==> design/flow/design.v <==
`timescale 1ns/1ps
`default_nettype none
module half_adder_1(a, b, sum, c_out);
input wire a, b;
output logic sum, c_out;
always_comb begin
  sum = a ^ b; 
  c_out = a & b;
end
endmodule
`timescale 1ns/1ps
`default_nettype none
module full_adder_1(a, b, c_in, sum, c_out);
input wire a, b, c_in;
output logic sum, c_out;
logic a_bar;
logic b_bar;
logic c_in_bar;
always_comb begin
  a_bar = ~a;
  b_bar = ~b;
  c_in_bar = ~c_in;
  sum = (a_bar & b_bar & c_in) | (a_bar & b & c_in_bar) | (a & b_bar & c_in_bar) | (a & b & c_in);
  c_out = (b & c_in) | (a & b) | (a & c_in);
end
endmodule
`timescale 1ns/1ps
`default_nettype none
module full_adder_2(a, b, sum, c_out);
input wire [1:0] a, b;
output logic [1:0] sum;
output logic c_out;
logic half_adder_1_0_c_out;
half_adder_1 HALF_ADDER_1_0 (.a(a[0]), .b(b[0]), .sum(sum[0]), .c_out(half_adder_1_0_c_out));
full_adder_1 FULL_ADDER_1_0 (.a(a[1]), .b(b[1]), .c_in(half_adder_1_0_c_out), .sum(sum[1]), .c_out(c_out));
endmodule
`timescale 1ns/1ps
`default_nettype none
module full_adder_3(a, b, c_in, sum, c_out);
input wire [2:0] a;
input wire b, c_in;
output logic [2:0] sum;
output logic c_out;
logic full_adder_1_0_c_out;
logic full_adder_1_1_c_out;
full_adder_1 FULL_ADDER_1_0 (.a(a[0]), .b(b), .c_in(c_in), .sum(sum[0]), .c_out(full_adder_1_0_c_out));
full_adder_1 FULL_ADDER_1_1 (.a(a[1]), .b(1'b0), .c_in(full_adder_1_0_c_out), .sum(sum[1]), .c_out(full_adder_1_1_c_out));
full_adder_1 FULL_ADDER_1_2 (.a(a[2]), .b(1'b0), .c_in(full_adder_1_1_c_out), .sum(sum[2]), .c_out(c_out));
endmodule
`timescale 1ns/1ps
`default_nettype none
module adder_8_1_bits(a, sum, c_out);
input wire [7:0] a;
output logic [2:0] sum;
output logic c_out;
logic full_adder_1_0_sum, full_adder_1_0_c_out, full_adder_1_1_sum, full_adder_1_1_c_out, full_adder_2_0_c_out;
logic [1:0] full_adder_2_0_sum;
full_adder_1 FULL_ADDER_1_0(.a(a[0]), .b(a[1]), .c_in(a[2]), .sum(full_adder_1_0_sum), .c_out(full_adder_1_0_c_out));
full_adder_1 FULL_ADDER_1_1(.a(a[3]), .b(a[4]), .c_in(a[5]), .sum(full_adder_1_1_sum), .c_out(full_adder_1_1_c_out));
full_adder_2 FULL_ADDER_2_0(.a({full_adder_1_0_c_out, full_adder_1_0_sum}), .b({full_adder_1_1_c_out, full_adder_1_1_sum}), .sum(full_adder_2_0_sum), .c_out(full_adder_2_0_c_out));
full_adder_3 FULL_ADDER_3_0(.a({full_adder_2_0_c_out, full_adder_2_0_sum}), .b(a[6]), .c_in(a[7]), .sum(sum), .c_out(c_out));
endmodule
`timescale 1ns/1ps
`default_nettype none
module comparator(live, neighbors, out);
input wire live;
input wire [2:0] neighbors;
output logic out;
always_comb begin
  out = (live & ~neighbors[2] & neighbors[1] & ~neighbors[0]) | (~neighbors[2] & neighbors[1] & neighbors[0]);
end
endmodule
`default_nettype none
`timescale 1ns/1ps
module conway_cell(clk, rst, ena, state_0, state_d, state_q, neighbors);
input wire clk;
input wire rst;
input wire ena;
input wire state_0;
output logic state_d;  
output logic state_q;
input wire [7:0] neighbors;
logic [2:0] sum;
logic c_out;
adder_8_1_bits ADDER_8_1(
    .a(neighbors),
    .sum(sum),
    .c_out(c_out)
    );
comparator COMPARATOR(
    .live(state_q),
    .neighbors(sum),
    .out(state_d)
    );
always_ff @(posedge clk ) begin
    if (rst == 1) begin
        state_q <= state_0;
    end
    else if (ena == 1) begin
        state_q <= state_d;
    end
end
endmodule
`timescale 1ns/1ps
module decoder_1_to_2(ena, in, out);
input wire ena;
input wire in;
output logic [1:0] out;
logic in_bar;
always_comb begin
  out[1] = in & ena;
  in_bar = ~ in;
  out[0] = in_bar & ena;
end
endmodule
`timescale 1ns/1ps
module decoder_2_to_4(ena, in, out);
input wire ena;
input wire [1:0] in;
output logic [3:0] out;
logic b_bar;
logic [1:0] decoder_0_out;
logic [1:0] decoder_1_out;
decoder_1_to_2 DECODER_0 (.ena(b_bar), .in(in[0]), .out(decoder_0_out[1:0]));
decoder_1_to_2 DECODER_1 (.ena(in[1]), .in(in[0]), .out(decoder_1_out[1:0]));
always_comb begin
    b_bar = ~ in[1];
    out[3] = decoder_1_out[1] & ena;
    out[2] = decoder_1_out[0] & ena;
    out[1] = decoder_0_out[1] & ena;
    out[0] = decoder_0_out[0] & ena;
end
endmodule
`timescale 1ns/1ps
module decoder_3_to_8(ena, in, out);
input wire ena;
input wire [2:0] in;
output logic [7:0] out;
logic c_bar;
logic [3:0] decoder_0_out;
logic [3:0] decoder_1_out;
decoder_2_to_4 DECODER_0 (.ena(c_bar), .in(in[1:0]), .out(decoder_0_out));
decoder_2_to_4 DECODER_1 (.ena(in[2]), .in(in[1:0]), .out(decoder_1_out));
always_comb begin
  c_bar = ~in[2];
  out[7] = decoder_1_out[3] & ena;
  out[6] = decoder_1_out[2] & ena;
  out[5] = decoder_1_out[1] & ena;
  out[4] = decoder_1_out[0] & ena;
  out[3] = decoder_0_out[3] & ena;
  out[2] = decoder_0_out[2] & ena;
  out[1] = decoder_0_out[1] & ena;
  out[0] = decoder_0_out[0] & ena;
end
endmodule
`default_nettype none
`timescale 1ns/1ps
module led_array_driver(ena, x, cells, rows, cols);
parameter N=8;  
parameter ROWS=N;
parameter COLS=N;
input wire ena;
input wire [$clog2(N):0] x;
input wire [N*N-1:0] cells;
output logic [N-1:0] rows;
output logic [N-1:0] cols;
initial begin
  if ((N <= 0) || (N > 8)) begin
    $error("N must be within 0 and 8.");
  end
  if (ROWS != COLS) begin
    $error("Non square led arrays are not supported. (%dx%d)", ROWS, COLS);
  end
  if (ROWS < N) begin
    $error("ROWS/COLS must be >= than the size of the Conway Grid.");
  end
end
wire [N-1:0] x_decoded;
decoder_3_to_8 COL_DECODER(ena, x[$clog2(N)-1:0], x_decoded);
always_comb begin
  cols = x_decoded;
  rows[0] = ~cells[x*ROWS];
  rows[1] = ~cells[x*ROWS + 1];
  rows[2] = ~cells[x*ROWS + 2];
  rows[3] = ~cells[x*ROWS + 3];
  rows[4] = ~cells[x*ROWS + 4];
  rows[5] = ~cells[x*ROWS + 5];
  rows[6] = ~cells[x*ROWS + 6];
  rows[7] = ~cells[x*ROWS + 7];
end
endmodule
`default_nettype none  
module main(clk, buttons, init_cells, leds, rgb, cols, rows);
parameter game_divider = 8;  
parameter display_divider = 2;  
parameter N = 8;  
parameter M = N + 2;  
initial if (N < 3) $error("N has to be >= 3 to make for interesting patterns.");
initial if (M !== (N+2)) $error("M must N+2=%d, not %d", N+2,M);  
input wire clk;
input wire [1:0] buttons;
logic rst; always_comb rst = buttons[0];  
input wire [N*N-1:0] init_cells;  
output logic [1:0] leds;
output logic [2:0] rgb;
output wire [N-1:0] cols;
output wire [N-1:0] rows;
logic [game_divider:0] game_counter;
logic [display_divider:0] display_counter;
logic rst_game; always_comb rst_game = buttons[0] | buttons[1];
logic step_game;
logic [$clog2(N):0] x;
wire [M*M-1:0] bordered_cells_q;  
wire [M*M-1:0] bordered_cells_d; 
logic [M*M-1:0] bordered_cells_0;  
logic [N*N-1:0] cells_q;  
logic [N*N-1:0] cells_0;  
always_comb begin : io_logic 
    leds[0] = buttons[0] ^ buttons[1];
    leds[1] = buttons[0] & buttons[1];
    rgb[0] = ~( buttons[0] & ~buttons[1]);
    rgb[1] = ~(~buttons[0] &  buttons[1]);
    rgb[2] = ~( buttons[0] &  buttons[1]);
end
led_array_driver #(.ROWS(N), .COLS(N), .N(N)) LED_DRIVER (
  .ena(1'b1),
  .cells(cells_q),
  .x(x),
  .rows(rows[N-1:0]),
  .cols(cols[N-1:0])
);
generate
  genvar r;
  for (r = 0; r < M; r = r + 1) begin : init_rows
    if ((r == 0) || (r == M-1)) begin : border_row
      always_comb bordered_cells_0[M*(r+1)-1:M*r] = 0;
    end else begin : inner_row
      always_comb bordered_cells_0[M*(r+1)-1:M*r] = {1'b0, init_cells[N*r-1:N*(r-1)], 1'b0};
    end
  end
endgenerate
function int cell_index(int i, int j);
  cell_index = M*j + i;
endfunction
generate
  genvar i;
  genvar j;
  for (i = 0; i < M; i = i + 1) begin : cells_x
    for (j = 0; j < M; j = j + 1) begin : cells_y
      if ( (i > 0) && (i < (M-1)) && (j > 0) && (j < (M-1)) ) begin
        conway_cell CELL(
          .clk(clk), .rst(rst_game), .ena(step_game),
          .neighbors({
            bordered_cells_q[cell_index(i-1, j-1)],
            bordered_cells_q[cell_index(i-1, j  )],
            bordered_cells_q[cell_index(i-1, j+1)],
            bordered_cells_q[cell_index(i  , j+1)],
            bordered_cells_q[cell_index(i+1, j+1)],
            bordered_cells_q[cell_index(i+1, j  )],
            bordered_cells_q[cell_index(i+1, j-1)],
            bordered_cells_q[cell_index(i  , j-1)]
          }),
          .state_0(bordered_cells_0[cell_index(i, j)]),
          .state_d(bordered_cells_d[cell_index(i, j)]),
          .state_q(bordered_cells_q[cell_index(i, j)])
        );
      end else begin  
        assign bordered_cells_q[cell_index(i,j)] = bordered_cells_0[cell_index(i,j)];
        assign bordered_cells_d[cell_index(i,j)] = 0;
      end
    end
  end
  for (i = 0; i < N; i = i + 1) begin
    always_comb begin
        cells_q[N*(i+1)-1:N*i] = bordered_cells_q[M*(i+2)-2:M*(i+1)+1];
        cells_0[N*(i+1)-1:N*i] = bordered_cells_0[M*(i+2)-2:M*(i+1)+1];
    end
  end
endgenerate
parameter faster_divider = 15;
always_ff @(posedge clk) begin : clocks_and_dividers  
  if (rst) begin
      game_counter <= 0;
      display_counter <= 0;
      x <= 0;
  end
  else begin
      if (game_counter[game_divider]) begin
        game_counter <= 0;
      end
      else begin 
        game_counter <= game_counter + 1;
      end
      if(display_counter[display_divider]) begin
        display_counter <= 0;
        if(x >= (N-1)) begin
          x <= 0;
        end
        else begin
          x <= x + 1;
        end
      end
      else begin
        display_counter <= display_counter + 1;
      end
  end
end  
always_comb step_game = game_counter[game_divider];  
endmodule
`default_nettype wire  
==> design/flow/run.sh <==
#!/bin/bash
# the make line also repeats each setting of config.mk as NAME=value (left out here)
make -C /OpenROAD-flow-scripts/flow DESIGN_CONFIG=/design/flow/config.mk WORK_HOME=/design/flow/orfs CLKGATE_MAP_FILE= finish
==> design/flow/config.mk <==
export PLATFORM = sky130hd
export DESIGN_NAME = main
export DESIGN_NICKNAME = main
export VERILOG_FILES = /design/flow/design.v
export SDC_FILE = /design/flow/constraint.sdc
export NUM_CORES = 4
export LEC_CHECK = 0
export CAP_MARGIN = 20
export CELL_PAD_IN_SITES_GLOBAL_PLACEMENT = 3
export CORE_MARGIN = 7
export CORE_UTILIZATION = 40
export CTS_CLUSTER_DIAMETER = 284
export CTS_CLUSTER_SIZE = 98
export PLACE_DENSITY = 0.6
export SETUP_SLACK_MARGIN = 1.91
export SLEW_MARGIN = 20
export TNS_END_PERCENT = 10
==> design/flow/constraint.sdc <==
create_clock -name core_clock -period 7.0 [get_ports {clk}]
set_input_delay 1.4000 -clock core_clock [delete_from_list [all_inputs] [get_ports {clk}]]
set_output_delay 1.4000 -clock core_clock [all_outputs]
set_load 0.01 [all_outputs]
==> reports/results.tsv, run 1 <==
stage	metric	value	unit
setup_path	regToRegSetupSlack	3940	ps
setup_path	path_max_fanout	13	
synthesis	flop_cell	edfxtp_1	
floorplanning	ios	88	
setup_path	critical_path_class	flop to primary output	
drt	drt-pass1-iter-count	5	
setup_path	cpLargestDelayFamily	buffers and inverters	
min_path	hold_end	display_counter[0]	
setup_path	critical_path.cell_chain	clkinv_1 -> ha_1 -> and2_1 -> clkdlybuf4s50_1	
synthesis	synth-simple-area-share	4.70	%
synthesis	top_cell	inv_1	
floorplanning	chipArea	34900	um2
synthesis	synth-edff-count	64	
clock_network	cts_made_buffers	9	
timing	fin_tns_setup	0	ps
setup_path	r2r_cells	11	
timing	max_freq	0.221	GHz
placed_design	place_congestion	0.737	
job	warnings	71	
global_route	globalRouteOverflowTotal	0	
min_path	hold_start	display_counter[0]	
outcome	status	timing/DRC/antenna clean	
timing	slew_headroom	40.5	%
timing	fin_crit	4530	ps
min_path	hold_depth	1	
setup_path	reg2reg_from	cells_x[7].cells_y[7].genblk1.CELL.state_q	
clock_network	ctsHoldBuffers	0	
timing	worst_slack	2470	ps
synthesis	synth_cell_types	40	
placed_design	io_buffers	87	
setup_path	critPathLaunch	x[0]	
global_route	grt_pass1_wl	44600	um
timing	rsz0062_at_grt	no	
placed_design	post_dp_cell_area	13200	um2
synthesis	top_cells_by_count	inv_1, fa_1, ha_1	
synthesis	topCombFamilyByArea	adder cells	
floorplanning	dieHeight	187	um
placed_design	dp_hpwl	20700	um
setup_path	slowest_stage	dfxtp_1	
synthesis	syn_area	11900	um2
placed_design	dp_slack	2440	ps
setup_path	path_buffers	2	
drt	vias	7412	
timing	tightest_slew	893	ps
setup_path	arrival	3130	ps
floorplanning	fp_util	40.5	%
clock_network	root_buffer	clkbuf_16	
drt	n_antenna_cell	0	
timing	setup_violations	0	
setup_path	critical_path_depth	4	
synthesis	ys_cells	1132	
clock_network	clock_latency	350	ps
layout	area_growth	13.2	%
layout	nNetsFinal	1623	
timing	finalClockPeriodUsage	64.8	%
setup_path	cp.required	5600	ps
synthesis	synth_top_area_share	32.8	%
drt	routed_wl	26400	um
synthesis	ys_sh_aoi	8.17	%
synthesis	adder_share	48.7	%
synthesis	xor_share	3.30	%
synthesis	area_leaders	fa_1, edfxtp_1, ha_1	
drt	wl_per_cell	16.5	um
synthesis	ys_ff	80	
synthesis	ys_sh_mux	3.61	%
synthesis	synth_top_cell_by_area	fa_1	
layout	stdcell_area	13500	um2
global_route	grt_max_degree	74	
floorplanning	coreArea	29500	um2
synthesis	synthCells	1132	
global_route	gr-usage-all-layers	16.1	%
setup_path	startpoint_type	flop	
global_route	antenna_found_initial	0	
setup_path	cpPeakStageDelay	870	ps
setup_path	critPathCaptureType	primary output	
floorplanning	num_rows	63	
synthesis	ys_area	11900	um2
global_route	grt_pass1_vias	8120	
min_path	hp-class	flop to flop	
clock_network	cts.clk_slew.worst_paths	70	ps
clock_network	cts_sinks	80	
drt	final_antenna_net_count	0	
synthesis	async_reset_ff_share	0	%
drt	drt-initial-drc-count	246	
drt	vias_per_cell	4.62	
floorplanning	chipWidth	187	um
synthesis	avgSynthCellArea	10.6	um2
job	cap_violations	0	
synthesis	synth_seq_share	18.8	%
setup_path	r2r-end	cells_x[7].cells_y[6].genblk1.CELL.state_q	
clock_network	tritoncts	yes	
setup_path	setup.worst_path.end	cols[4]	
synthesis	fp_nets	1546	
clock_network	cts_htree_levels	3	
timing	finalClockSkew	6.59	ps
drt	drcViolationCount	0	
synthesis	yosys_warnings	9	
timing	hold_viol	0	
clock_network	post_cts_buffers	0	
clock_network	cts_resized	0	
timing	slew_violations	0	
clock_network	cts_buffer_depth	2	
## layout make-up
| class | instances | area, um2 |
|---|---|---|
| clock buffer | 10 | 250 |
| multi-input combinational | 658 | 8200 |
| tap | 390 | 488 |
| sequential | 80 | 2240 |
| timing repair buffer | 90 | 913 |
| inverter | 370 | 1390 |
| fill | 2893 | 16000 |
| clock inverter | 6 | 46.3 |
## per-layer routing
layer  GRT usage (%)  vias to the layer above  part of all wire (%)
met5               0                        -                     0
met4            3.97                        0                   1.8
met3            2.13                       23                   2.1
met2            27.9                       87                    50
met1            21.2                     3653                    46
li1                -                     3649                     -
## per-stage QoR
stage | hold WS [ps] | std cells | utilization (%)
floorplan | 398 | 1132 | -
finish | 421 | 1604 | 45.9
global route | 444 | 1604 | 45.9
global placement | 419 | 1587 | 44.8
CTS | 426 | 1604 | 45.9
detailed placement | 415 | 1588 | 44.9
==> run 2, diff against run 1 <==
- CAP_MARGIN: 20 -> 10
- CELL_PAD_IN_SITES_DETAIL_PLACEMENT: unset -> 0
- CELL_PAD_IN_SITES_GLOBAL_PLACEMENT: 3 -> unset
- CORE_ASPECT_RATIO: unset -> 1.23
- CORE_MARGIN: 7 -> 2
- CORE_UTILIZATION: 40 -> 72
- CTS_CLUSTER_DIAMETER: 284 -> 232
- CTS_CLUSTER_SIZE: 98 -> 89
- PLACE_DENSITY: 0.6 -> unset
- SETUP_SLACK_MARGIN: 1.91 -> -0.07
- TNS_END_PERCENT: 10 -> 5
- clock period: 7.0 -> 2.88 ns (I/O delays scaled with it)
==> run 2 against run 1 <==
  * Worst hold slack better by 24 ps
  * Utilization up 45 points
  * Synthesized cell count unchanged
  * Clock-buffer cell count unchanged
  * Now fails the layout checks on setup timing
  * Cell count down 2.3%
  * Die area down 49%
  * Via count up 22%
  * Register-to-register slack worse by 4100 ps
==> reports/results.tsv, run 2 <==
stage	metric	value	unit
job	warnings	72	
synthesis	syn_area	11900	um2
min_path	hold_end	display_counter[0]	
synthesis	xor_share	3.30	%
drt	final_antenna_net_count	0	
setup_path	critical_path_class	flop to flop	
timing	rsz0062_at_grt	yes	
timing	finalClockSkew	17.4	ps
synthesis	fp_nets	1546	
drt	drcViolationCount	0	
setup_path	r2r-end	cells_x[5].cells_y[6].genblk1.CELL.state_q	
timing	worst_slack	-174	ps
floorplanning	fp_util	73.1	%
timing	finalClockPeriodUsage	106	%
clock_network	cts.clk_slew.worst_paths	80	ps
clock_network	tritoncts	yes	
synthesis	synth-simple-area-share	4.70	%
global_route	grt_pass1_wl	45100	um
synthesis	ys_sh_aoi	8.17	%
drt	drt-pass1-iter-count	5	
min_path	hp-class	flop to flop	
setup_path	startpoint_type	flop	
synthesis	synth_seq_share	18.8	%
outcome	status	failed layout checks	
setup_path	critical_path.cell_chain	clkinvlp_4 -> buf_12 -> fa_1 -> inv_1 -> ha_1 -> fa_1 -> ha_2 -> xor2_1 -> a21oi_1 -> a31o_2	
synthesis	yosys_warnings	9	
clock_network	cts_sinks	80	
floorplanning	num_rows	52	
setup_path	setup.worst_path.end	cells_x[5].cells_y[6].genblk1.CELL.state_q	
synthesis	ys_ff	80	
clock_network	root_buffer	clkbuf_16	
synthesis	topCombFamilyByArea	adder cells	
setup_path	path_buffers	3	
layout	nNetsFinal	1760	
setup_path	r2r_cells	10	
clock_network	cts_made_buffers	9	
timing	hold_viol	0	
min_path	hold_depth	1	
drt	drt-initial-drc-count	613	
min_path	hold_start	display_counter[0]	
floorplanning	coreArea	16300	um2
setup_path	cpLargestDelayFamily	adder cells	
drt	vias	9066	
global_route	globalRouteOverflowTotal	0	
clock_network	clock_latency	370	ps
synthesis	synth_top_area_share	32.8	%
synthesis	flop_cell	edfxtp_1	
clock_network	cts_htree_levels	3	
floorplanning	chipWidth	120	um
setup_path	slowest_stage	fa_1	
drt	vias_per_cell	5.79	
synthesis	ys_area	11900	um2
floorplanning	dieHeight	147	um
placed_design	io_buffers	87	
layout	area_growth	24.5	%
timing	fin_crit	3050	ps
synthesis	synthCells	1132	
synthesis	area_leaders	fa_1, edfxtp_1, ha_1	
synthesis	adder_share	48.7	%
setup_path	cp.required	3010	ps
timing	holdWs	444	ps
floorplanning	chipArea	17600	um2
timing	setup_violations	31	
synthesis	synth_top_cell_by_area	fa_1	
clock_network	cts_buffer_depth	2	
setup_path	reg2reg_from	cells_x[6].cells_y[6].genblk1.CELL.state_q	
job	cap_violations	0	
global_route	gr-usage-all-layers	33.2	%
placed_design	place_congestion	0.827	
placed_design	dp_hpwl	21300	um
setup_path	arrival	3180	ps
global_route	grt_pass1_vias	9491	
setup_path	critPathCaptureType	flop	
global_route	antenna_found_initial	0	
setup_path	cpPeakStageDelay	550	ps
timing	slew_violations	0	
clock_network	ctsHoldBuffers	0	
setup_path	critical_path_depth	10	
synthesis	ys_sh_mux	3.61	%
drt	n_antenna_cell	0	
synthesis	synth-edff-count	64	
timing	slew_headroom	56.1	%
setup_path	path_max_fanout	7	
floorplanning	ios	88	
drt	routed_wl	32300	um
synthesis	top_cell	inv_1	
setup_path	critPathLaunch	cells_x[6].cells_y[6].genblk1.CELL.state_q	
synthesis	synth_cell_types	40	
synthesis	top_cells_by_count	inv_1, fa_1, ha_1	
outcome	violations	setup timing	
setup_path	regToRegSetupSlack	-170	ps
synthesis	ys_cells	1132	
timing	max_freq	0.327	GHz
global_route	grt_max_degree	37	
drt	wl_per_cell	20.6	um
timing	tightest_slew	657	ps
setup_path	crit_top_cell	fa_1	
synthesis	async_reset_ff_share	0	%
synthesis	avgSynthCellArea	10.6	um2
[run 2: layer usage]
layer	share of wire, %	track usage, %
met5	0	0
met4	7.8	17.1
met3	5.6	3.92
met2	52	60.5
met1	34	38.1
[run 2: layout make-up]
cell class | count | area (um2)
Sequential cell | 80 | 2250
Tap cell | 216 | 270
Multi-Input combinational cell | 658 | 8520
Clock buffer | 10 | 250
Inverter | 370 | 1420
Fill cell | 651 | 1460
Timing Repair Buffer | 227 | 2110
Clock inverter | 6 | 52.6
[run 2: per-stage QoR]
step / setup WS, ps / utilization (%) / instance area (um2) / cells / TNS, ps
floorplan: 118 / - / 11900 / 1132 / 0
global placement: 98.7 / 85.5 / 14000 / 1526 / 0
detailed placement: -22.8 / 85.5 / 14000 / 1526 / -50.7
CTS: -48.5 / 87.5 / 14300 / 1546 / -261
global route: -246 / 91.0 / 14900 / 1567 / -5830
finish: -174 / 91.0 / 14900 / 1567 / -2360
[run 2: repair_timing]
item / in CTS / in global routing
endpoints found under the setup margin: 3 / 31
gates cloned: 0 / 1
resized: 2 / 107
setup buffers: 4 / 20
pin swaps: 0 / 66
==> run 3, diff against run 2 <==
- CAP_MARGIN: 10 -> 20
- CELL_PAD_IN_SITES_DETAIL_PLACEMENT: 0 -> unset
- CORE_ASPECT_RATIO: 1.23 -> unset
- CORE_UTILIZATION: 72 -> 66
- CTS_CLUSTER_DIAMETER: 232 -> 271
- CTS_CLUSTER_SIZE: 89 -> 96
- PLACE_DENSITY: unset -> 0.6
- SETUP_SLACK_MARGIN: -0.07 -> unset
- TNS_END_PERCENT: 5 -> unset
- clock period: 2.88 -> 7.0 ns (I/O delays scaled with it)
==> run 3 against run 2 <==
  * The run now finishes clean
  * Via count is 16% lower
  * Final area is 11% lower
  * Sequential share of layout area is 1.7 points higher
  * Largest cell class unchanged
==> reports/results.tsv, run 3 <==
stage	metric	value	unit
outcome	status	timing/DRC/antenna clean	
timing	slew_headroom	28.9	%
timing	fin_tns_setup	0	ps
synthesis	synthCells	1132	
timing	fin_crit	4500	ps
synthesis	top_cell	inv_1	
drt	drt-pass1-iter-count	4	
global_route	antenna_found_initial	0	
floorplanning	ios	88	
global_route	gr-usage-all-layers	26.1	%
setup_path	path_buffers	3	
drt	n_antenna_cell	0	
job	cap_violations	0	
setup_path	reg2reg_from	cells_x[7].cells_y[7].genblk1.CELL.state_q	
setup_path	path_max_fanout	12	
drt	routed_wl	23100	um
timing	finalClockPeriodUsage	64.3	%
synthesis	area_leaders	fa_1, edfxtp_1, ha_1	
global_route	grt_pass1_wl	39800	um
global_route	globalRouteOverflowTotal	0	
layout	area_growth	11.4	%
setup_path	critical_path_depth	4	
synthesis	ys_cells	1132	
synthesis	synth_top_area_share	32.8	%
drt	drcViolationCount	0	
layout	finalCoreUtilization	74.6	%
synthesis	async_reset_ff_share	0	%
timing	worst_slack	2500	ps
floorplanning	chipArea	19200	um2
min_path	hp-class	flop to flop	
job	warnings	71	
synthesis	synth-edff-count	64	
setup_path	r2r_cells	11	
clock_network	post_cts_buffers	0	
drt	drt-initial-drc-count	328	
placed_design	dp_slack	2490	ps
timing	slew_violations	0	
placed_design	dpl.cell_count	1426	
clock_network	clock_latency	360	ps
setup_path	critical_path.cell_chain	clkdlybuf4s50_1 -> inv_1 -> ha_4 -> clkdlybuf4s50_1	
floorplanning	fp_util	67.0	%
min_path	hold_end	display_counter[0]	
placed_design	dp_hpwl	17700	um
synthesis	synth_top_cell_by_area	fa_1	
global_route	grt_max_degree	75	
synthesis	synth_seq_share	18.8	%
timing	max_freq	0.222	GHz
setup_path	crit_top_cell	clkdlybuf4s50_1	
synthesis	ys_sh_mux	3.61	%
synthesis	ys_sh_aoi	8.17	%
synthesis	adder_share	48.7	%
setup_path	startpoint_type	input port	
synthesis	avgSynthCellArea	10.6	um2
setup_path	critPathLaunch	buttons[0]	
synthesis	ys_ff	80	
clock_network	cts_resized	0	
synthesis	topCombFamilyByArea	adder cells	
floorplanning	coreArea	17800	um2
clock_network	cts.clk_slew.worst_paths	70	ps
timing	setup_violations	0	
drt	wl_per_cell	16.1	um
synthesis	syn_area	11900	um2
setup_path	setup.worst_path.end	leds[0]	
timing	hold_viol	0	
global_route	grt_pass1_vias	8117	
clock_network	cts_made_buffers	9	
floorplanning	num_rows	49	
timing	tightest_slew	1060	ps
setup_path	regToRegSetupSlack	3910	ps
setup_path	cpPeakStageDelay	720	ps
clock_network	cts_buffer_depth	2	
synthesis	synth_cell_types	40	
min_path	hold_start	display_counter[0]	
synthesis	yosys_warnings	9	
setup_path	critical_path_class	input port to primary output	
setup_path	cp.required	5600	ps
synthesis	ys_area	11900	um2
clock_network	tritoncts	yes	
layout	nNetsFinal	1622	
layout	fin_cells	1442	
placed_design	place_congestion	0.797	
synthesis	fp_nets	1546	
synthesis	top_cells_by_count	inv_1, fa_1, ha_1	
setup_path	arrival	3100	ps
timing	finalClockSkew	7.55	ps
drt	vias	7636	
placed_design	io_buffers	87	
setup_path	cpLargestDelayFamily	buffers and inverters	
clock_network	cts_sinks	80	
synthesis	flop_cell	edfxtp_1	
setup_path	critPathCaptureType	primary output	
timing	rsz0062_at_grt	no	
min_path	hold_depth	1	
synthesis	xor_share	3.30	%
setup_path	r2r-end	cells_x[7].cells_y[6].genblk1.CELL.state_q	
drt	final_antenna_net_count	0	
clock_network	root_buffer	clkbuf_16	
clock_network	cts_htree_levels	3	
clock_network	ctsHoldBuffers	0	
floorplanning	chipWidth	139	um
floorplanning	dieHeight	139	um
synthesis	synth-simple-area-share	4.70	%
drt	vias_per_cell	5.30	
setup_path	slowest_stage	clkdlybuf4s50_1	
==> run 3: cell type report <==
cell class | count | area, um2
clock inverter | 6 | 55.1
multi-input combinational | 658 | 8200
inverter | 370 | 1390
sequential | 80 | 2240
fill | 1312 | 4540
clock buffer | 10 | 250
tap | 229 | 287
timing repair buffer | 89 | 886
==> run 3: metrics by stage <==
step | area, um2 | hold slack, ps
2_1_floorplan | 11900 | 398
3_3_place_gp | 13000 | 407
3_5_place_dp | 13000 | 411
4_1_cts | 13300 | 423
5_1_grt | 13300 | 457
6_report | 13300 | 419
==> run 3: layer usage <==
metal	track usage (%)	routed length, um
met4	8.27	522
met3	2.31	701
met1	34.7	10100
met5	0	0
met2	46.0	11800
==> run 4, diff against run 3 <==
- CAP_MARGIN: 20 -> 5
- CELL_PAD_IN_SITES_DETAIL_PLACEMENT: unset -> 2
- CELL_PAD_IN_SITES_GLOBAL_PLACEMENT: unset -> 3
- CORE_ASPECT_RATIO: unset -> 0.6
- CORE_UTILIZATION: 66 -> 29
- CTS_CLUSTER_DIAMETER: 271 -> unset
- CTS_CLUSTER_SIZE: 96 -> unset
- GPL_TIMING_DRIVEN: unset -> 0
- PLACE_DENSITY: 0.6 -> unset
- PLACE_DENSITY_LB_ADDON: unset -> 0.14
- SETUP_SLACK_MARGIN: unset -> -0.07
- SLEW_MARGIN: 20 -> 30
- clock period: 7.0 -> 3.6 ns (I/O delays scaled with it)
==> run 4 against run 3 <==
  * Flip-flop count unchanged
  * Clock-buffer cell count increased by 1
  * Die area increased by 120%
  * Global-route usage decreased by 7.8 points
  * Final area increased by 4.0%
==> reports/results.tsv, run 4 <==
stage	metric	value	unit
timing	slew_headroom	34.6	%
layout	area_growth	15.8	%
clock_network	cts_sinks	80	
synthesis	area_leaders	fa_1, edfxtp_1, ha_1	
outcome	status	timing/DRC/antenna clean	
timing	finalClockSkew	7.74	ps
global_route	grt_pass1_vias	9183	
setup_path	critPathLaunch	x[0]	
synthesis	synth_cell_types	40	
global_route	gr-usage-all-layers	18.4	%
synthesis	adder_share	48.7	%
synthesis	yosys_warnings	9	
placed_design	dp_hpwl	28800	um
synthesis	xor_share	3.30	%
synthesis	synthCells	1132	
setup_path	cp.required	2880	ps
synthesis	synth-edff-count	64	
floorplanning	ios	88	
setup_path	cpLargestDelayFamily	buffers and inverters	
job	warnings	69	
synthesis	synth_top_area_share	32.8	%
clock_network	root_buffer	clkbuf_16	
global_route	grt_pass1_wl	58100	um
setup_path	slowest_stage	clkinv_1	
drt	vias_per_cell	4.56	
floorplanning	num_rows	57	
setup_path	r2r-end	cells_x[2].cells_y[3].genblk1.CELL.state_q	
synthesis	top_cell	inv_1	
synthesis	top_cells_by_count	inv_1, fa_1, ha_1	
setup_path	critical_path.cell_chain	buf_2 -> clkinv_1 -> ha_1 -> and2_1 -> clkdlybuf4s50_1	
timing	worst_slack	140	ps
clock_network	cts_resized	0	
synthesis	syn_area	11900	um2
clock_network	cts_htree_levels	3	
timing	fin_crit	3460	ps
setup_path	critical_path_class	flop to primary output	
timing	setup_violations	0	
setup_path	setup.worst_path.end	cols[4]	
synthesis	ys_cells	1132	
synthesis	ys_ff	80	
drt	routed_wl	36800	um
synthesis	async_reset_ff_share	0	%
timing	tightest_slew	982	ps
clock_network	cts.clk_slew.worst_paths	80	ps
global_route	antenna_found_initial	3	
synthesis	synth-simple-area-share	4.70	%
layout	combGateArea	8180	um2
clock_network	clock_latency	380	ps
drt	drt-initial-drc-count	330	
min_path	hold_end	display_counter[0]	
min_path	hold_start	display_counter[0]	
synthesis	avgSynthCellArea	10.6	um2
drt	drt-pass1-iter-count	4	
setup_path	regToRegSetupSlack	340	ps
layout	stdcell_area	13800	um2
floorplanning	fp_util	29.5	%
min_path	hold_depth	1	
floorplanning	chipWidth	266	um
setup_path	startpoint_type	flop	
synthesis	ys_sh_mux	3.61	%
setup_path	reg2reg_from	cells_x[2].cells_y[2].genblk1.CELL.state_q	
setup_path	path_buffers	3	
timing	hold_viol	0	
placed_design	place_congestion	0.746	
timing	max_freq	0.289	GHz
min_path	hp-class	flop to flop	
synthesis	fp_nets	1546	
drt	wl_per_cell	20.8	um
setup_path	path_max_fanout	11	
floorplanning	coreArea	40500	um2
timing	fin_tns_setup	0	ps
clock_network	tritoncts	yes	
floorplanning	dieHeight	161	um
timing	slew_violations	0	
drt	vias	8071	
clock_network	cts_buffer_depth	2	
layout	regArea	2240	um2
synthesis	topCombFamilyByArea	adder cells	
clock_network	post_cts_buffers	0	
synthesis	ys_area	11900	um2
synthesis	synth_seq_share	18.8	%
global_route	grt_max_degree	32	
setup_path	r2r_cells	9	
clock_network	ctsHoldBuffers	0	
placed_design	dp_slack	-268	ps
layout	fillCellCount	4363	
setup_path	arrival	2740	ps
floorplanning	chipArea	42900	um2
setup_path	critical_path_depth	5	
setup_path	cpPeakStageDelay	570	ps
drt	final_antenna_net_count	0	
job	cap_violations	0	
synthesis	ys_sh_aoi	8.17	%
clock_network	cts_made_buffers	9	
synthesis	synth_top_cell_by_area	fa_1	
layout	nNetsFinal	1646	
global_route	globalRouteOverflowTotal	0	
timing	finalClockPeriodUsage	96.1	%
setup_path	critPathCaptureType	primary output	
placed_design	post_dp_cell_area	13500	um2
synthesis	flop_cell	edfxtp_1	
placed_design	io_buffers	87	
drt	drcViolationCount	0	
-- run 4: cell type report --
class | count | share of cell area [%]
flip-flops and latches | 80 | 16.2
clock buffers | 11 | 1.91
inverters | 370 | 10.0
well taps | 531 | 4.80
plain buffers | 24 | 1.00
repair buffers | 89 | 6.64
multi-input cells | 658 | 59.1
clock inverters | 5 | 0.244
diodes | 1 | 0.0181
-- run 4: through the flow --
step | hold WS (ps) | std cells | utilization [%]
detailed placement | 432 | 1752 | 33.4
finish | 437 | 1769 | 34.2
CTS | 443 | 1768 | 34.2
global placement | 416 | 1750 | 33.3
global route | 478 | 1768 | 34.2
floorplan | 398 | 1132 | -
-- run 4: metal layers --
layer | track usage, % | vias to the layer above | part of all wire (%)
met5 | 0 | - | 0
met4 | 3.50 | 0 | 1.0
met3 | 2.93 | 18 | 3.6
met2 | 27.8 | 96 | 43
met1 | 27.7 | 4256 | 52
li1 | - | 3701 | -
==> run 5, diff against run 4 <==
- CAP_MARGIN: 5 -> 20
- CELL_PAD_IN_SITES_DETAIL_PLACEMENT: 2 -> unset
- CELL_PAD_IN_SITES_GLOBAL_PLACEMENT: 3 -> unset
- CORE_ASPECT_RATIO: 0.6 -> unset
- CORE_UTILIZATION: 29 -> 40
- GPL_TIMING_DRIVEN: 0 -> unset
- PLACE_DENSITY: unset -> 0.6
- PLACE_DENSITY_LB_ADDON: 0.14 -> unset
- SETUP_SLACK_MARGIN: -0.07 -> unset
- SLEW_MARGIN: 30 -> 20
- clock period: 3.6 -> 2.88 ns (I/O delays scaled with it)
==> run 5 against run 4 <==
  * Now fails the layout checks on setup timing
  * Worst hold slack worse by 9.0 ps
  * Flip-flop count unchanged
  * Global-route usage down 0.50 points
  * Synthesized area unchanged
  * Register-to-register slack worse by 350 ps
  * Non-clock buffer count rose by 148
  * Synthesized cell count unchanged
  * Critical endpoint is now cells_x[7].cells_y[5].genblk1.CELL.state_q
  * Largest cell class unchanged
==> reports/results.tsv, run 5 <==
stage	metric	value	unit
drt	vias_per_cell	4.70	
floorplanning	ios	88	
drt	top_layer	met4	
floorplanning	coreArea	29600	um2
min_path	hold_depth	1	
setup_path	cpLargestDelayFamily	adder cells	
min_path	hp-class	flop to flop	
synthesis	synth-simple-area-share	4.70	%
synthesis	syn_area	11900	um2
placed_design	dpl.cell_count	1703	
layout	nNetsFinal	1794	
synthesis	ys_ff	80	
synthesis	yosys_warnings	9	
job	warnings	71	
global_route	globalRouteOverflowTotal	0	
setup_path	cpPeakStageDelay	570	ps
drt	final_antenna_net_count	0	
setup_path	critPathCaptureType	flop	
synthesis	flop_cell	edfxtp_1	
clock_network	cts.clk_slew.worst_paths	70	ps
floorplanning	fp_util	40.4	%
drt	vias	8341	
synthesis	avgSynthCellArea	10.6	um2
synthesis	synth-edff-count	64	
synthesis	ys_sh_aoi	8.17	%
drt	drcViolationCount	0	
synthesis	ys_sh_mux	3.61	%
setup_path	setup.worst_path.end	cells_x[7].cells_y[5].genblk1.CELL.state_q	
clock_network	cts_made_buffers	9	
clock_network	ctsHoldBuffers	0	
drt	wl_met1	11900	um
floorplanning	chipArea	31300	um2
synthesis	top_cell	inv_1	
timing	setup_violations	3	
setup_path	r2r-end	cells_x[7].cells_y[5].genblk1.CELL.state_q	
clock_network	clock_latency	360	ps
floorplanning	num_rows	63	
setup_path	critical_path.cell_chain	clkinvlp_4 -> buf_4 -> fa_1 -> inv_1 -> ha_1 -> inv_1 -> fa_2 -> inv_2 -> ha_2 -> xor2_1 -> a21oi_1 -> a31o_2	
timing	max_freq	0.346	GHz
timing	slew_violations	0	
synthesis	adder_share	48.7	%
synthesis	fp_nets	1546	
clock_network	root_buffer	clkbuf_16	
synthesis	async_reset_ff_share	0	%
placed_design	place_congestion	0.805	
synthesis	synth_seq_share	18.8	%
setup_path	crit_top_cell	inv_1	
floorplanning	dieHeight	177	um
synthesis	ys_area	11900	um2
floorplanning	chipWidth	177	um
setup_path	path_buffers	5	
drt	n_antenna_cell	0	
setup_path	arrival	3000	ps
layout	fin_cells	1775	
job	cap_violations	0	
synthesis	synth_top_area_share	32.8	%
timing	worst_slack	-12.9	ps
global_route	gr-usage-all-layers	17.9	%
drt	wl_met2	14300	um
layout	area_growth	30.8	%
setup_path	path_max_fanout	3	
timing	fin_crit	2890	ps
synthesis	top_cells_by_count	inv_1, fa_1, ha_1	
global_route	grt_pass1_vias	8680	
outcome	violations	setup timing	
synthesis	synthCells	1132	
synthesis	synth_cell_types	40	
min_path	hold_start	display_counter[0]	
timing	hold_viol	0	
synthesis	ys_cells	1132	
placed_design	dp_hpwl	21400	um
timing	slew_headroom	56.6	%
timing	tightest_slew	649	ps
setup_path	critical_path_class	flop to flop	
global_route	grt_max_degree	57	
outcome	status	failed layout checks	
clock_network	cts_htree_levels	3	
layout	finalCoreUtilization	52.9	%
drt	wl_per_cell	15.6	um
timing	finalClockSkew	10.0	ps
timing	rsz0062_at_grt	yes	
clock_network	cts_sinks	80	
setup_path	critical_path_depth	12	
timing	finalClockPeriodUsage	100	%
min_path	hold_end	display_counter[0]	
setup_path	regToRegSetupSlack	-10	ps
synthesis	area_leaders	fa_1, edfxtp_1, ha_1	
global_route	grt_pass1_wl	43400	um
global_route	antenna_found_initial	0	
drt	routed_wl	27700	um
setup_path	reg2reg_from	cells_x[6].cells_y[6].genblk1.CELL.state_q	
synthesis	topCombFamilyByArea	adder cells	
synthesis	synth_top_cell_by_area	fa_1	
setup_path	cp.required	2980	ps
drt	drt-pass1-iter-count	4	
setup_path	slowest_stage	fa_1	
setup_path	r2r_cells	12	
drt	drt-initial-drc-count	365	
clock_network	tritoncts	yes	
synthesis	xor_share	3.30	%
setup_path	startpoint_type	flop	
setup_path	critPathLaunch	cells_x[6].cells_y[6].genblk1.CELL.state_q	
placed_design	io_buffers	87	
drt	wl_met3	960	um
clock_network	cts_buffer_depth	2	
==> run 5: per-layer routing <==
layer	track usage (%)	vias to the layer above
met3	2.04	37
met2	32.5	142
met5	0	-
met4	4.20	0
met1	22.7	4159
li1	-	4003
==> run 5: per-stage QoR <==
stage               hold WS [ps]  setup TNS (ps)  cell area, um2  setup WS (ps)
floorplan                    398               0           11900            118
global placement             408               0           14200           13.4
detailed placement           420           -24.1           14200          -11.9
CTS                          431           -14.6           14600          -9.34
global route                 477           -1760           15600           -138
finish                       428           -17.9           15600          -12.9
==> run 5: what timing repair did <==
action / in CTS / in global routing
pin swaps: 5 / 110
hold endpoints to repair: 0 / 0
setup endpoints to repair: 9 / 44
gates cloned: 1 / 1
gates resized: 6 / 196
setup buffers: 7 / 47
==> run 5: cell type report <==
| type | instances | area (um2) |
|---|---|---|
| Multi-Input combinational cell | 658 | 8720 |
| Clock inverter | 5 | 46.3 |
| Clock buffer | 11 | 275 |
| Tap cell | 390 | 488 |
| Sequential cell | 80 | 2250 |
| Timing Repair Buffer | 261 | 2400 |
| Fill cell | 2652 | 13900 |
| Inverter | 370 | 1450 |
==> run 6, diff against run 5 <==
- CAP_MARGIN: 20 -> 5
- CELL_PAD_IN_SITES_DETAIL_PLACEMENT: unset -> 2
- CELL_PAD_IN_SITES_GLOBAL_PLACEMENT: unset -> 2
- CORE_ASPECT_RATIO: unset -> 0.6
- CORE_MARGIN: 2 -> 8
- CORE_UTILIZATION: 40 -> 29
- GPL_ROUTABILITY_DRIVEN: unset -> 0
- GPL_TIMING_DRIVEN: unset -> 0
- HOLD_SLACK_MARGIN: unset -> 0.2
- PLACE_DENSITY: 0.6 -> unset
- PLACE_DENSITY_LB_ADDON: unset -> 0.14
- SETUP_SLACK_MARGIN: unset -> 1.03
- SLEW_MARGIN: 20 -> 35
- clock period: 2.88 -> 3.6 ns (I/O delays scaled with it)
==> run 6 against run 5 <==
  * The run now finishes clean
  * Worst setup slack gained 630 ps
  * Non-clock buffer count up 126
  * Global-route usage rose by 0.46 points
  * First-iteration DRC count rose by 11%
  * Synthesized area unchanged
  * Sequential share of layout area fell by 1.7 points
  * Flip-flop count unchanged
  * Critical path type unchanged
  * Via count is 12% higher
  * Worst hold slack better by 2.9 ps
  * Routed wire length increased by 65%
==> reports/results.tsv, run 6 <==
stage	metric	value	unit
outcome	status	timing/DRC/antenna clean	
min_path	hold_start	display_counter[0]	
drt	drcViolationCount	0	
timing	hold_viol	0	
setup_path	arrival	3130	ps
placed_design	dp_hpwl	29200	um
setup_path	critical_path_class	flop to flop	
min_path	hold_end	display_counter[0]	
placed_design	dpl.cell_count	1752	
drt	drt-initial-drc-count	404	
global_route	grt_max_degree	29	
drt	vias	9317	
drt	wl_per_cell	22.3	um
setup_path	cpLargestDelayFamily	adder cells	
floorplanning	coreArea	40500	um2
synthesis	avgSynthCellArea	10.6	um2
clock_network	cts_htree_levels	3	
timing	max_freq	0.335	GHz
layout	fin_cells	2043	
synthesis	synth_top_area_share	32.8	%
setup_path	path_max_fanout	3	
synthesis	adder_share	48.7	%
synthesis	synth_top_cell_by_area	fa_1	
min_path	hp-class	flop to flop	
timing	slew_headroom	48.0	%
clock_network	cts_made_buffers	9	
floorplanning	chipWidth	278	um
synthesis	fp_nets	1546	
layout	nNetsFinal	1921	
synthesis	synth-simple-area-share	4.70	%
synthesis	area_leaders	fa_1, edfxtp_1, ha_1	
synthesis	ys_sh_aoi	8.17	%
setup_path	critical_path.cell_chain	clkinvlp_4 -> buf_6 -> buf_4 -> fa_1 -> inv_2 -> ha_4 -> inv_2 -> fa_2 -> inv_2 -> ha_4 -> xor2_1 -> a21oi_1 -> a31o_2	
synthesis	ys_cells	1132	
setup_path	cp.required	3740	ps
placed_design	io_buffers	87	
setup_path	reg2reg_from	cells_x[6].cells_y[3].genblk1.CELL.state_q	
global_route	grt_pass1_vias	10700	
setup_path	critical_path_depth	13	
drt	vias_per_cell	4.56	
placed_design	post_dp_cell_area	13600	um2
clock_network	tritoncts	yes	
layout	finalCoreUtilization	43.9	%
global_route	grt_pass1_wl	66800	um
timing	slew_violations	0	
clock_network	cts_buffer_depth	2	
global_route	gr-usage-all-layers	18.3	%
synthesis	top_cell	inv_1	
synthesis	top_cells_by_count	inv_1, fa_1, ha_1	
synthesis	yosys_warnings	9	
synthesis	ys_sh_mux	3.61	%
timing	rsz0062_at_grt	yes	
setup_path	startpoint_type	flop	
synthesis	flop_cell	edfxtp_1	
timing	fin_crit	2990	ps
floorplanning	dieHeight	173	um
synthesis	synth_cell_types	40	
synthesis	synth_seq_share	18.8	%
setup_path	cpPeakStageDelay	530	ps
synthesis	xor_share	3.30	%
floorplanning	chipArea	48200	um2
setup_path	setup.worst_path.end	cells_x[5].cells_y[4].genblk1.CELL.state_q	
drt	n_antenna_cell	0	
setup_path	r2r_cells	13	
synthesis	synth-edff-count	64	
job	warnings	72	
setup_path	slowest_stage	fa_1	
timing	finalClockSkew	11.1	ps
layout	area_growth	48.8	%
drt	drt-pass1-iter-count	4	
synthesis	topCombFamilyByArea	adder cells	
clock_network	cts.clk_slew.worst_paths	70	ps
global_route	antenna_found_initial	4	
synthesis	async_reset_ff_share	0	%
drt	routed_wl	45600	um
floorplanning	fp_util	29.5	%
synthesis	syn_area	11900	um2
clock_network	clock_latency	380	ps
setup_path	path_buffers	6	
synthesis	synthCells	1132	
timing	finalClockPeriodUsage	83.0	%
floorplanning	num_rows	57	
timing	setup_violations	0	
setup_path	r2r-end	cells_x[5].cells_y[4].genblk1.CELL.state_q	
drt	final_antenna_net_count	0	
timing	fin_tns_setup	0	ps
setup_path	regToRegSetupSlack	610	ps
job	cap_violations	0	
clock_network	root_buffer	clkbuf_16	
synthesis	ys_ff	80	
setup_path	crit_top_cell	inv_2	
setup_path	critPathCaptureType	flop	
setup_path	critPathLaunch	cells_x[6].cells_y[3].genblk1.CELL.state_q	
min_path	hold_depth	1	
layout	stdcell_area	17800	um2
floorplanning	ios	88	
timing	tightest_slew	781	ps
clock_network	ctsHoldBuffers	0	
synthesis	ys_area	11900	um2
clock_network	cts_sinks	80	
global_route	globalRouteOverflowTotal	0	
[run 6: final cells by class]
class	instances	area [um2]
clock inverters	5	47.5
inverters	370	1540
clock buffers	11	233
repair inverters	1	7.51
plain buffers	24	220
repair buffers	363	3450
multi-input cells	658	9360
flip-flops and latches	80	2250
well taps	531	664
fillers	4084	22700
[run 6: timing repair]
action	CTS	global route
pin swaps	195	110
gates cloned	2	0
resized	365	174
setup endpoints to repair	148	74
setup buffers	204	69
[run 6: metal layers]
metal | up-vias | share of wire, % | global-route usage [%]
met2 | 163 | 47 | 29.1
met1 | 4898 | 45 | 25.7
met3 | 19 | 6.3 | 3.76
met4 | 0 | 1.2 | 3.71
met5 | - | 0 | 0
li1 | 4237 | - | -
[run 6: per-stage QoR]
| stage | hold WS, ps | setup WS (ps) |
|---|---|---|
| after floorplan | 398 | 838 |
| after global placement | 416 | -326 |
| after detailed placement | 417 | -204 |
| after CTS | 433 | 684 |
| after global routing | 447 | 521 |
| final | 431 | 613 |
==> run 7, diff against run 6 <==
- CAP_MARGIN: 5 -> 20
- CELL_PAD_IN_SITES_DETAIL_PLACEMENT: 2 -> unset
- CELL_PAD_IN_SITES_GLOBAL_PLACEMENT: 2 -> 0
- CORE_ASPECT_RATIO: 0.6 -> unset
- CORE_MARGIN: 8 -> 2
- CORE_UTILIZATION: 29 -> 40
- CTS_CLUSTER_DIAMETER: unset -> 284
- CTS_CLUSTER_SIZE: unset -> 98
- GPL_ROUTABILITY_DRIVEN: 0 -> unset
- GPL_TIMING_DRIVEN: 0 -> unset
- HOLD_SLACK_MARGIN: 0.2 -> -0.08
- PLACE_DENSITY: unset -> 0.6
- PLACE_DENSITY_LB_ADDON: 0.14 -> unset
- SETUP_SLACK_MARGIN: 1.03 -> unset
- SLEW_MARGIN: 35 -> 10
- clock period: 3.6 -> 7.0 ns (I/O delays scaled with it)
==> run 7 against run 6 <==
  * Still clean
  * Worst hold slack got worse by 11 ps
  * First-iteration DRC count fell by 20%
  * Routed wire length fell by 46%
  * Critical path type is now input port to primary output
==> reports/results.tsv, run 7 <==
stage	metric	value	unit
synthesis	fp_nets	1546	
synthesis	synth-edff-count	64	
drt	drt-pass1-iter-count	4	
timing	slew_headroom	27.9	%
floorplanning	fp_util	40.4	%
placed_design	place_congestion	0.779	
drt	final_antenna_net_count	0	
synthesis	topCombFamilyByArea	adder cells	
synthesis	synth_cell_types	40	
min_path	hold_start	display_counter[0]	
drt	drcViolationCount	0	
floorplanning	ios	88	
synthesis	adder_share	48.7	%
setup_path	setup.worst_path.end	leds[0]	
clock_network	cts_made_buffers	9	
synthesis	area_leaders	fa_1, edfxtp_1, ha_1	
setup_path	crit_top_cell	clkdlybuf4s50_1	
global_route	grt_max_degree	66	
synthesis	ys_sh_mux	3.61	%
layout	stdcell_area	13500	um2
clock_network	cts_htree_levels	3	
timing	rsz0062_at_grt	no	
drt	vias	7580	
min_path	hold_depth	1	
global_route	grt_pass1_vias	8035	
synthesis	ys_sh_aoi	8.17	%
global_route	antenna_found_initial	0	
synthesis	ys_area	11900	um2
layout	regArea	2240	um2
job	cap_violations	0	
synthesis	synth_seq_share	18.8	%
global_route	gr-usage-all-layers	17.0	%
synthesis	ys_ff	80	
floorplanning	chipWidth	177	um
synthesis	synthCells	1132	
clock_network	cts_resized	0	
synthesis	xor_share	3.30	%
setup_path	startpoint_type	input port	
setup_path	arrival	3100	ps
drt	wl_per_cell	15.3	um
drt	vias_per_cell	4.73	
layout	combGateArea	8200	um2
timing	fin_tns_setup	0	ps
floorplanning	num_rows	63	
synthesis	ys_cells	1132	
clock_network	clock_latency	360	ps
synthesis	synth_top_cell_by_area	fa_1	
timing	slew_violations	0	
synthesis	syn_area	11900	um2
layout	area_growth	13.1	%
floorplanning	chipArea	31300	um2
timing	fin_crit	4500	ps
synthesis	yosys_warnings	9	
setup_path	r2r-end	cells_x[7].cells_y[6].genblk1.CELL.state_q	
timing	tightest_slew	1080	ps
synthesis	synth-simple-area-share	4.70	%
synthesis	top_cells_by_count	inv_1, fa_1, ha_1	
setup_path	reg2reg_from	cells_x[7].cells_y[7].genblk1.CELL.state_q	
layout	fillCellCount	2812	
setup_path	r2r_cells	11	
drt	drt-initial-drc-count	322	
setup_path	critical_path_depth	4	
outcome	status	timing/DRC/antenna clean	
synthesis	synth_top_area_share	32.8	%
setup_path	critPathCaptureType	primary output	
timing	hold_viol	0	
clock_network	cts_sinks	80	
timing	max_freq	0.222	GHz
placed_design	dp_hpwl	19200	um
setup_path	path_max_fanout	12	
clock_network	post_cts_buffers	0	
clock_network	tritoncts	yes	
setup_path	cpPeakStageDelay	720	ps
min_path	hold_end	display_counter[0]	
synthesis	avgSynthCellArea	10.6	um2
job	warnings	69	
setup_path	critical_path_class	input port to primary output	
placed_design	io_buffers	87	
layout	nNetsFinal	1623	
global_route	globalRouteOverflowTotal	0	
min_path	hp-class	flop to flop	
drt	routed_wl	24600	um
setup_path	cp.required	5600	ps
setup_path	critical_path.cell_chain	clkdlybuf4s50_1 -> inv_1 -> ha_4 -> clkdlybuf4s50_1	
setup_path	path_buffers	3	
floorplanning	dieHeight	177	um
setup_path	cpLargestDelayFamily	buffers and inverters	
clock_network	ctsHoldBuffers	0	
timing	setup_violations	0	
setup_path	critPathLaunch	buttons[0]	
drt	n_antenna_cell	0	
floorplanning	coreArea	29600	um2
clock_network	root_buffer	clkbuf_16	
setup_path	slowest_stage	clkdlybuf4s50_1	
synthesis	top_cell	inv_1	
global_route	grt_pass1_wl	41500	um
setup_path	regToRegSetupSlack	3960	ps
clock_network	cts_buffer_depth	2	
layout	finalCoreUtilization	45.7	%
synthesis	async_reset_ff_share	0	%
placed_design	post_dp_cell_area	13200	um2
timing	finalClockPeriodUsage	64.3	%
synthesis	flop_cell	edfxtp_1	
timing	finalClockSkew	7.63	ps
clock_network	cts.clk_slew.worst_paths	80	ps
run 7: layout make-up:
class,count,area share [%]
Clock buffer,9,1.67
Clock inverter,7,0.528
Inverter,370,10.3
Multi-Input combinational cell,658,60.7
Sequential cell,80,16.6
Tap cell,390,3.61
Timing Repair Buffer,90,6.61
run 7: per-layer routing:
metal	wire length (um)	track usage, %	vias to the layer above
li1	-	-	3647
met5	0	0	-
met1	11200	22.7	3818
met3	656	1.89	12
met4	199	2.79	0
met2	12500	30.3	103
run 7: per-stage QoR:
stage,instances,hold slack [ps],setup WS [ps]
2_1_floorplan,1132,398,2960
3_3_place_gp,1588,409,2530
3_5_place_dp,1588,420,2490
4_1_cts,1604,432,2490
5_1_grt,1604,459,2400
6_report,1604,421,2500
==> run 8, diff against run 7 <==
- CELL_PAD_IN_SITES_GLOBAL_PLACEMENT: 0 -> unset
- CORE_ASPECT_RATIO: unset -> 0.5
- CORE_UTILIZATION: 40 -> 72
- CTS_CLUSTER_DIAMETER: 284 -> 396
- CTS_CLUSTER_SIZE: 98 -> 99
- HOLD_SLACK_MARGIN: -0.08 -> 0.29
- PLACE_DENSITY: 0.6 -> 0.36
- SETUP_SLACK_MARGIN: unset -> -0.45
- SLEW_MARGIN: 10 -> 40
- TNS_END_PERCENT: unset -> 10
- clock period: 7.0 -> 4.7 ns (I/O delays scaled with it)
==> run 8 against run 7 <==
  * Synthesized cell count is the same
  * Clock-buffer cell count stayed put
  * Routed wire length grew 1.3%
  * Global-route usage up 14 points
  * Final area down 1.2%
  * Flip-flop count stayed put
  * Critical path type unchanged
  * Highest routed layer unchanged
==> reports/results.tsv, run 8 <==
stage	metric	value	unit
synthesis	topCombFamilyByArea	adder cells	
synthesis	synth_seq_share	18.8	%
setup_path	path_max_fanout	12	
synthesis	area_leaders	fa_1, edfxtp_1, ha_1	
synthesis	top_cells_by_count	inv_1, fa_1, ha_1	
setup_path	cpLargestDelayFamily	buffers and inverters	
synthesis	synth-simple-area-share	4.70	%
synthesis	async_reset_ff_share	0	%
drt	final_antenna_net_count	0	
synthesis	yosys_warnings	9	
clock_network	post_cts_buffers	0	
timing	finalClockPeriodUsage	75.8	%
setup_path	critPathCaptureType	primary output	
placed_design	place_congestion	0.843	
synthesis	ys_sh_aoi	8.17	%
timing	max_freq	0.281	GHz
drt	drcViolationCount	0	
synthesis	synth_top_area_share	32.8	%
placed_design	dpl.cell_count	1427	
clock_network	cts_buffer_depth	2	
layout	area_growth	11.7	%
placed_design	io_buffers	87	
timing	fin_crit	3560	ps
job	cap_violations	0	
clock_network	cts_sinks	80	
synthesis	ys_ff	80	
global_route	grt_max_degree	76	
clock_network	clock_latency	360	ps
min_path	hold_end	display_counter[0]	
timing	slew_violations	0	
setup_path	regToRegSetupSlack	1510	ps
setup_path	r2r_cells	11	
global_route	globalRouteOverflowTotal	0	
synthesis	adder_share	48.7	%
synthesis	ys_sh_mux	3.61	%
placed_design	dp_slack	1140	ps
synthesis	ys_area	11900	um2
timing	fin_tns_setup	0	ps
setup_path	arrival	2620	ps
synthesis	xor_share	3.30	%
synthesis	avgSynthCellArea	10.6	um2
clock_network	root_buffer	clkbuf_16	
drt	vias_per_cell	5.41	
floorplanning	num_rows	33	
layout	regArea	2240	um2
timing	finalClockSkew	7.81	ps
clock_network	tritoncts	yes	
global_route	antenna_found_initial	0	
setup_path	r2r-end	cells_x[7].cells_y[6].genblk1.CELL.state_q	
floorplanning	chipArea	17700	um2
synthesis	fp_nets	1546	
setup_path	reg2reg_from	cells_x[7].cells_y[7].genblk1.CELL.state_q	
setup_path	path_buffers	3	
synthesis	synth_cell_types	40	
clock_network	cts_made_buffers	9	
setup_path	crit_top_cell	clkdlybuf4s50_1	
timing	rsz0062_at_grt	no	
floorplanning	coreArea	16300	um2
timing	worst_slack	1140	ps
clock_network	cts.clk_slew.worst_paths	70	ps
synthesis	synthCells	1132	
min_path	hold_start	display_counter[0]	
floorplanning	chipWidth	186	um
layout	fillCellCount	1003	
setup_path	cp.required	3760	ps
clock_network	cts_resized	0	
setup_path	critPathLaunch	buttons[0]	
floorplanning	ios	88	
synthesis	synth_top_cell_by_area	fa_1	
floorplanning	fp_util	73.2	%
synthesis	syn_area	11900	um2
min_path	hold_depth	1	
setup_path	critical_path.cell_chain	clkdlybuf4s50_1 -> inv_1 -> ha_4 -> clkdlybuf4s50_1	
timing	tightest_slew	628	ps
timing	slew_headroom	58.1	%
setup_path	slowest_stage	clkdlybuf4s50_1	
synthesis	flop_cell	edfxtp_1	
job	warnings	71	
layout	fin_cells	1444	
drt	drt-pass1-iter-count	7	
global_route	gr-usage-all-layers	30.7	%
global_route	grt_pass1_vias	8478	
timing	setup_violations	0	
global_route	grt_pass1_wl	41000	um
setup_path	critical_path_depth	4	
drt	wl_per_cell	17.2	um
setup_path	cpPeakStageDelay	710	ps
drt	n_antenna_cell	0	
floorplanning	dieHeight	95.1	um
min_path	hp-class	flop to flop	
synthesis	synth-edff-count	64	
synthesis	ys_cells	1132	
layout	combGateArea	8190	um2
setup_path	setup.worst_path.end	leds[0]	
layout	nNetsFinal	1626	
drt	routed_wl	24900	um
drt	vias	7810	
clock_network	cts_htree_levels	3	
clock_network	ctsHoldBuffers	0	
setup_path	critical_path_class	input port to primary output	
outcome	status	timing/DRC/antenna clean	
timing	hold_viol	0	
drt	drt-initial-drc-count	402	
placed_design	dp_hpwl	19200	um
synthesis	top_cell	inv_1	
setup_path	startpoint_type	input port	
## run 8: area by class of cell
class	count	area share (%)
inverter	370	10.4
clock buffer	9	1.69
sequential	80	16.8
timing repair buffer	93	7.14
clock inverter	7	0.450
tap	227	2.13
multi-input combinational	658	61.4
## run 8: per-layer routing
layer  vias to the layer above  GRT usage, %  share of wire [%]
met2                       192          54.0                 51
met1                      3925          40.5                 43
li1                       3656             -                  -
met4                         0          7.48                1.6
met3                        37          5.00                4.8
met5                         -             0                  0
## run 8: stage by stage
step | util [%] | hold WS, ps | area [um2]
after floorplan | - | 398 | 11900
after CTS | 81.7 | 425 | 13300
after detailed placement | 80.0 | 415 | 13000
after global routing | 81.8 | 440 | 13300
final | 81.8 | 420 | 13300
after global placement | 80.0 | 406 | 13000
